==> flow/design.v (excerpt) <==
module mul(
    input  wire        clk,
    input  wire        rst,
    input  wire [63:0] lm,
    input  wire [63:0] rm,
    input  wire [1:0]  Data_type,
    output reg  [19:0] mul_out
);
For scale: ~6300 cells after synthesis, about 160 flip-flops, ~150 I/O pins.
==> flow/config.mk <==
export PLATFORM = sky130hd
export DESIGN_NAME = mul
export DESIGN_NICKNAME = mul
export VERILOG_FILES = /design/flow/design.v
export SDC_FILE = /design/flow/constraint.sdc
export NUM_CORES = 4
export LEC_CHECK = 0
export CAP_MARGIN = 20
export CORE_MARGIN = 2
export CORE_UTILIZATION = 70
export CTS_CLUSTER_SIZE = 34
export PLACE_DENSITY = 0.64
export SLEW_MARGIN = 20
==> flow/constraint.sdc <==
create_clock -name core_clock -period 5.26 [get_ports {clk}]
set_input_delay 1.0520 -clock core_clock [delete_from_list [all_inputs] [get_ports {clk}]]
set_output_delay 1.0520 -clock core_clock [all_outputs]
set_load 0.01 [all_outputs]
run.sh (not shown) runs the stock make flow with config.mk's settings and CLKGATE_MAP_FILE=.
The first run aborted during global routing (5_1_grt).
Edit:
- CORE_UTILIZATION: 70 -> 69
- CTS_CLUSTER_SIZE: 34 -> unset
- PLACE_DENSITY: 0.64 -> unset
- clock period: 5.26 -> 6.26 ns (I/O delays scaled with it)
The new run completed without violations. Die size climbs by 1.4%. Area after synthesis does not change. Synthesized cell count does not change.
Edit:
- CORE_UTILIZATION: 69 -> 71
- CTS_CLUSTER_SIZE: unset -> 37
- PLACE_DENSITY: unset -> 0.65
- clock period: 6.26 -> 5.32 ns (I/O delays scaled with it)
Result: The new run stopped in global routing (5_1_grt) with GRT-0232; area after synthesis stays the same; die area is lower by 2.8%; synthesized cell count is unchanged.

Starting RTL as in the previous note.
Settings: LEC_CHECK=0, CAP_MARGIN=20, CORE_MARGIN=2, CORE_UTILIZATION=72, CTS_CLUSTER_DIAMETER=386, CTS_CLUSTER_SIZE=21, PLACE_DENSITY=0.67, SETUP_SLACK_MARGIN=0.18, SLEW_MARGIN=20, TNS_END_PERCENT=5; clock period 3.56 ns.
The first run never finished: it broke off in 5_1_grt.
==> next run, changes <==
--- a/flow/config.mk
+++ b/flow/config.mk
@@ -10,5 +10,2 @@
-export CORE_UTILIZATION = 72
-export CTS_CLUSTER_DIAMETER = 386
-export CTS_CLUSTER_SIZE = 21
-export PLACE_DENSITY = 0.67
-export SETUP_SLACK_MARGIN = 0.18
+export CORE_UTILIZATION = 66
+export SETUP_SLACK_MARGIN = -0.35
@@ -16 +12,0 @@
-export TNS_END_PERCENT = 5
==> flow/constraint.sdc (replaced) <==
create_clock -name core_clock -period 5.11 [get_ports {clk}]
set_input_delay 1.0220 -clock core_clock [delete_from_list [all_inputs] [get_ports {clk}]]
set_output_delay 1.0220 -clock core_clock [all_outputs]
set_load 0.01 [all_outputs]
Now the flow finished but failed the layout checks on setup timing.
Synthesized area stays the same.
Die size grows by about 9%.
Synthesized cell count does not change.
==> next run, changes <==
--- a/flow/config.mk
+++ b/flow/config.mk
@@ -8 +8 @@
-export CAP_MARGIN = 20
+export CAP_MARGIN = 10
@@ -11 +11 @@
-export SETUP_SLACK_MARGIN = -0.35
+export CTS_CLUSTER_SIZE = 40
==> flow/constraint.sdc (replaced) <==
create_clock -name core_clock -period 5.32 [get_ports {clk}]
set_input_delay 1.0640 -clock core_clock [delete_from_list [all_inputs] [get_ports {clk}]]
set_output_delay 1.0640 -clock core_clock [all_outputs]
set_load 0.01 [all_outputs]
The new run reached the layout checks and failed them: setup timing.
Design area rises by 0.77%.
First-iteration DRC count goes up by 14%.
Synthesized cell count does not change.
Total power went up by 4.7%.
Wire length grows by 6.2%.
Clock power shrinks by about 5%.
Global-route usage went up by 0.42 points.
Count of clock-buffer cells in the layout climbs by 1.
==> next run, changes <==
--- a/flow/config.mk
+++ b/flow/config.mk
@@ -8 +8 @@
-export CAP_MARGIN = 10
+export CAP_MARGIN = 20
@@ -10,2 +10 @@
-export CORE_UTILIZATION = 66
-export CTS_CLUSTER_SIZE = 40
+export CORE_UTILIZATION = 65
==> flow/constraint.sdc (replaced) <==
create_clock -name core_clock -period 5.26 [get_ports {clk}]
set_input_delay 1.0520 -clock core_clock [delete_from_list [all_inputs] [get_ports {clk}]]
set_output_delay 1.0520 -clock core_clock [all_outputs]
set_load 0.01 [all_outputs]
What happened: The new run completed and failed the layout checks on setup timing. Global-route usage shrinks by 3.1 points. Design area grows by 1.0%. Worst setup slack is better by 0.24 ns. First-iteration DRC count shrinks by 15%. Critical path depth grows by 1. Routed wire length shrinks by 6.6%.

mul again, from the RTL that the note above started with.
## mul
module mul(
    input  wire        clk,
    input  wire        rst,
    input  wire [63:0] lm,
    input  wire [63:0] rm,
    input  wire [1:0]  Data_type,
    output reg  [19:0] mul_out
);
Settings: LEC_CHECK=0, CAP_MARGIN=35, CORE_MARGIN=2, CORE_UTILIZATION=40, CTS_CLUSTER_SIZE=96, GPL_TIMING_DRIVEN=0, MAX_ROUTING_LAYER=met4, MIN_ROUTING_LAYER=met2, SLEW_MARGIN=20, TNS_END_PERCENT=10; clock period 11.0 ns.
The starting point aborted during 5_1_grt.
Change:
==> flow/config.mk (replaced) <==
export PLATFORM = sky130hd
export DESIGN_NAME = mul
export DESIGN_NICKNAME = mul
export VERILOG_FILES = /design/flow/design.v
export SDC_FILE = /design/flow/constraint.sdc
export NUM_CORES = 4
export LEC_CHECK = 0
export CAP_MARGIN = 20
export CORE_MARGIN = 2
export CORE_UTILIZATION = 66
export SLEW_MARGIN = 20
==> flow/constraint.sdc (replaced) <==
create_clock -name core_clock -period 5.32 [get_ports {clk}]
set_input_delay 1.0640 -clock core_clock [delete_from_list [all_inputs] [get_ports {clk}]]
set_output_delay 1.0640 -clock core_clock [all_outputs]
set_load 0.01 [all_outputs]
=> The changed run completed, yet does not pass: setup timing. Die size is lower by well over a third. Synthesized cell count stays the same. Area after synthesis is unchanged.

Starting RTL as in the previous note.
// mul
module mul(
    input  wire        clk,
    input  wire        rst,
    input  wire [63:0] lm,
    input  wire [63:0] rm,
    input  wire [1:0]  Data_type,
    output reg  [19:0] mul_out
);
wire is_8;
wire is_exp4;
wire is_ternary;
assign is_8 = Data_type==2'b11 || Data_type==2'b00; 
assign lm_is_int8 = Data_type==2'b11;
assign is_exp4 = Data_type==2'b10;
assign is_ternary = Data_type==2'b01;
wire [8:0] lms_0;
wire [8:0] lms_1;
wire [8:0] lms_2;
wire [8:0] lms_3;
wire [8:0] lms_4;
wire [8:0] lms_5;
wire [8:0] lms_6;
wire [8:0] lms_7;
wire [7:0] rm8_0;
wire [7:0] rm8_1;
wire [7:0] rm8_2;
wire [7:0] rm8_3;
wire [7:0] rm8_4;
wire [7:0] rm8_5;
wire [7:0] rm8_6;
wire [7:0] rm8_7;
wire [16:0] mul_int8_0;
wire [16:0] mul_int8_1;
wire [16:0] mul_int8_2;
wire [16:0] mul_int8_3;
wire [16:0] mul_int8_4;
wire [16:0] mul_int8_5;
wire [16:0] mul_int8_6;
wire [16:0] mul_int8_7;
assign lms_0 = !is_8 ? 9'd0 : lm_is_int8 ? {lm[7 ],lm[7 :0 ]} : {1'b0,lm[7 :0 ]};
assign lms_1 = !is_8 ? 9'd0 : lm_is_int8 ? {lm[15],lm[15:8 ]} : {1'b0,lm[15:8 ]};
assign lms_2 = !is_8 ? 9'd0 : lm_is_int8 ? {lm[23],lm[23:16]} : {1'b0,lm[23:16]};
  ...
make LEC_CHECK=0 CAP_MARGIN=20 CORE_MARGIN=2 CORE_UTILIZATION=71 CTS_CLUSTER_SIZE=34 PLACE_DENSITY=0.66 SLEW_MARGIN=20 finish   # period 5.26 ns
The starting point did not get past global routing (5_1_grt) on GRT-0232.
Rerun with:
Settings changed: CORE_UTILIZATION 71 to 27, CTS_CLUSTER_SIZE 34 to unset, PLACE_DENSITY 0.66 to unset.
Clock period 5.26 ns to 10.2 ns, I/O delays scaled along.
Result: Now the flow completed without violations. Area after synthesis does not change. Die area went up to 2.6 times its value. Synthesized cell count stays the same.
Rerun with:
Settings changed: ABC_AREA set to 1, CORE_UTILIZATION 27 to 72, CTS_CLUSTER_DIAMETER set to 227.
Clock period 10.2 ns to 1.75 ns, I/O delays scaled along.
What happened: The changed run stopped in detailed placement (3_5_place_dp); synthesized cell count increases by 1.2%; area after synthesis shrinks by 7.0%; die area goes down by 65%.
Rerun with:
Settings changed: ABC_AREA 1 to unset, CTS_CLUSTER_DIAMETER 227 to 356, CTS_CLUSTER_SIZE set to 100, TNS_END_PERCENT set to 10.
Clock period 1.75 ns to 3.32 ns, I/O delays scaled along.
Result: With this change the flow did not get past clock tree synthesis (4_1_cts); synthesized cell count is lower by 1.2%; die area rises by 7.4%; synthesized area went up by 7.5%.
Rerun with:
Settings changed: CORE_UTILIZATION 72 to 40, CTS_CLUSTER_DIAMETER 356 to unset, CTS_CLUSTER_SIZE 100 to unset, TNS_END_PERCENT 10 to unset.
Clock period 3.32 ns to 6.5 ns, I/O delays scaled along.
Effect:
- This time the run produced a clean layout
- die size came out higher by 79%
- synthesized area does not change
- synthesized cell count is unchanged

P:
Starting RTL as in the previous note.
make LEC_CHECK=0 CAP_MARGIN=20 CORE_MARGIN=2 CORE_UTILIZATION=71 CTS_CLUSTER_SIZE=34 PLACE_DENSITY=0.65 SLEW_MARGIN=20 finish   # period 5.26 ns
global routing: P exited with error
Here is what was changed in the inputs of Q compared with P.
- a deleted CTS_CLUSTER_SIZE that had been 34
- a change of CORE_UTILIZATION from 71 to 40
- a deleted PLACE_DENSITY that had been 0.65
- a change of the clock period (ns, I/O delays scaled along) from 5.26 to 6.26
==> results <==
Q: done, clean on timing, DRC and antenna
Comparing Q and P, the higher initial core utilization is on P.
Per the comparison of Q with P, net count after synthesis now sits at about the same level, horizontal die size now sits higher, die size now sits higher.
Q: cell area after placement 7.3% below P
Number of synthesized flops with an enable pin came out exactly the same in Q and P.
Edits applied to the flow inputs when going from Q to R:
- CTS_CLUSTER_SIZE: unset -> 33
- CORE_UTILIZATION: 40 -> 72
- PLACE_DENSITY: unset -> 0.65
- the clock period (ns, I/O delays scaled along): 6.26 -> 5.32
==> results <==
The flow ended early for R: it failed with a tool error in global routing. Compared with Q, in R mean area per synthesized cell comparable; multiplexer share of the synthesized area shows no meaningful change; post-place setup slack fell by 750 ps. R vs. Q: cell area after placement went up by 0.0038 mm².
Power figures rest on the tool's default switching activity, not on a simulated workload.
